run A:
==> flow/design.v (excerpt) <==
module caesar_cipher (
   input            clk
  ,input            rst_n
  ,input            ptxt_valid  
  ,input            mode  
  ,input            key_shift_dir_1  
  ,input            key_shift_dir_3  
  ,input      [4:0] key_shift_num_1  
  ,input      [4:0] key_shift_num_3  
  ,input      [7:0] ptxt_char
  ,output reg [7:0] ctxt_char
  ,output reg       err_invalid_key_shift_num
  ,output reg       err_invalid_ptxt_char
  ,output reg       ctx_ready
);
Size in the first run: roughly 35 I/O pins, ~14000 um^2 of cells after synthesis.
export LEC_CHECK = 0
export ABC_AREA = 1
export CAP_MARGIN = 20
export CORE_MARGIN = 2
export CORE_UTILIZATION = 72
export CTS_CLUSTER_DIAMETER = 97
export CTS_CLUSTER_SIZE = 35
export PLACE_DENSITY_LB_ADDON = 0.14
export SLEW_MARGIN = 20
create_clock -name core_clock -period 3.91 [get_ports {clk}]
run.sh (not shown) runs the stock make flow with config.mk's settings and CLKGATE_MAP_FILE=.
FAIL run A @ 3_5_place_dp: tool exited with error
#### Input delta (run B over run A)
Settings: removing PLACE_DENSITY_LB_ADDON (formerly 0.14); removing CTS_CLUSTER_SIZE (formerly 35); removing CTS_CLUSTER_DIAMETER (formerly 97); changing CORE_UTILIZATION from 72 to 70; removing ABC_AREA (formerly 1); setting MAX_ROUTING_LAYER to met4 for the first time; changing the clock period (ns, I/O delays scaled along) from 3.91 to 10.8.
[summary]
No final results exist for run B, since it was stopped by error GRT-0232 during 5_1_grt.
Delta(total core area, run B - run A) > 0
Summary of run B over run A: number of instances in the synthesized netlist fell by 200, synthesized area increased 12%, synthesized area per cell went up 22%, chip width higher, area fraction in compound gates after synthesis has increased.
Synthesized chip area reported by yosys: higher on run B
Adder-cell share of the synthesized area: run B and run A compared, lower one is run B
Input-level comparison between run C and run B:
Settings: swapping 70 for 72 in CORE_UTILIZATION; putting CTS_CLUSTER_DIAMETER at 105 where nothing was set; swapping 10.8 for 10.9 in the clock period (ns, I/O delays scaled along).
==> comparison <==
The chip height of run C is lower than that of run B. Comparing run B and run C, the higher worst setup timing slack at the placement stage was measured on run C. Diff run B..run C | site row count | negligible. | share of the core filled by cells before placement | higher: run C |. Run C against run B: die outline width now sits lower, total placed instance area now sits lower, global placer's final weighted congestion now sits lower, number of levels the H-tree was split into now sits at about the same level. Between run B and run C, the total core area is higher for run B. Run C against run B; chip footprint is down by a few percent. In the summary table, run C is marked failed, with error GRT-0232 raised in 5_1_grt. Compared run C vs run B, and buffers inserted during post-CTS setup optimization is down in run C.
Input changes introduced in run D (baseline for comparison: run C):
Settings: MAX_ROUTING_LAYER no longer set, was met4; CORE_UTILIZATION now 9, was 72; CTS_CLUSTER_DIAMETER no longer set, was 105; the clock period (ns, I/O delays scaled along) now 15.6, was 10.9.
- Of run D and run C, the run reporting the lower die extent in y was run C.
- Run D vs run C: post-CTS setup repair buffer count down in run D
- ~same post-synthesis average cell area in run D and run C
- Run D reached the final stage; the timing, DRC and antenna checks on its layout passed.
#### Input delta (run E over run D)
Settings: CORE_UTILIZATION: 9 -> 68; HOLD_SLACK_MARGIN: unset -> -0.08; the clock period (ns, I/O delays scaled along): 15.6 -> 10.7.
Findings:
Tool error GRT-0232 stopped run E during 5_1_grt; no final results. Total half-perimeter wirelength after legalization and detailed placement (run E vs. run D) decreases by a few percent. Post-cts repair resize count delta for run E relative to run D: 91 higher. Count of placed standard cells including taps: run D and run E compared, higher one is run D. In the tables for run D and run E, buffers inserted during post-CTS setup optimization reads lower with run D. Run E: minimum setup slack after placement lower than run D. [compare] base=run D new=run E: area after detailed placement picked up an extra 0.94%; last weighted congestion value of the routability-driven placer picked up an extra 16%; die area lost 86%.


Starting RTL as in the previous note.
make LEC_CHECK=0 ABC_AREA=1 CAP_MARGIN=20 CORE_MARGIN=2 CORE_UTILIZATION=67 CTS_CLUSTER_DIAMETER=357 CTS_CLUSTER_SIZE=95 PLACE_DENSITY=0.35 SLEW_MARGIN=20 TNS_END_PERCENT=10 finish   # period 7.56 ns
The first run stopped in clock tree synthesis (4_1_cts) on DPL-0033.
Rerun with:
==> flow/config.mk (replaced) <==
export PLATFORM = sky130hd
export DESIGN_NAME = caesar_cipher
export DESIGN_NICKNAME = caesar_cipher
export VERILOG_FILES = /design/flow/design.v
export SDC_FILE = /design/flow/constraint.sdc
export NUM_CORES = 4
export LEC_CHECK = 0
export CAP_MARGIN = 20
export CORE_MARGIN = 2
export CORE_UTILIZATION = 40
export SLEW_MARGIN = 20
==> flow/constraint.sdc (replaced) <==
create_clock -name core_clock -period 13.6 [get_ports {clk}]
set_input_delay 2.7200 -clock core_clock [delete_from_list [all_inputs] [get_ports {clk}]]
set_output_delay 2.7200 -clock core_clock [all_outputs]
set_load 0.01 [all_outputs]
The changed run ran to the end with no violations; synthesized area rises by about 12%; die area rose by 86%; synthesized cell count drops by about 8%.
Rerun with:
--- a/flow/config.mk
+++ b/flow/config.mk
@@ -8,4 +8,5 @@
 export CAP_MARGIN = 20
 export CORE_MARGIN = 2
-export CORE_UTILIZATION = 40
+export CORE_UTILIZATION = 58
+export SETUP_SLACK_MARGIN = 3.28
 export SLEW_MARGIN = 20
==> flow/constraint.sdc (replaced) <==
create_clock -name core_clock -period 11.2 [get_ports {clk}]
set_input_delay 2.2400 -clock core_clock [delete_from_list [all_inputs] [get_ports {clk}]]
set_output_delay 2.2400 -clock core_clock [all_outputs]
set_load 0.01 [all_outputs]
Outcome:
- The new run ran to the end with no violations
- critical path depth rises by 3
- core utilization rises by 31 points
- design area rises by 19%
- area after synthesis stays the same
- wire length rises by 8.7%
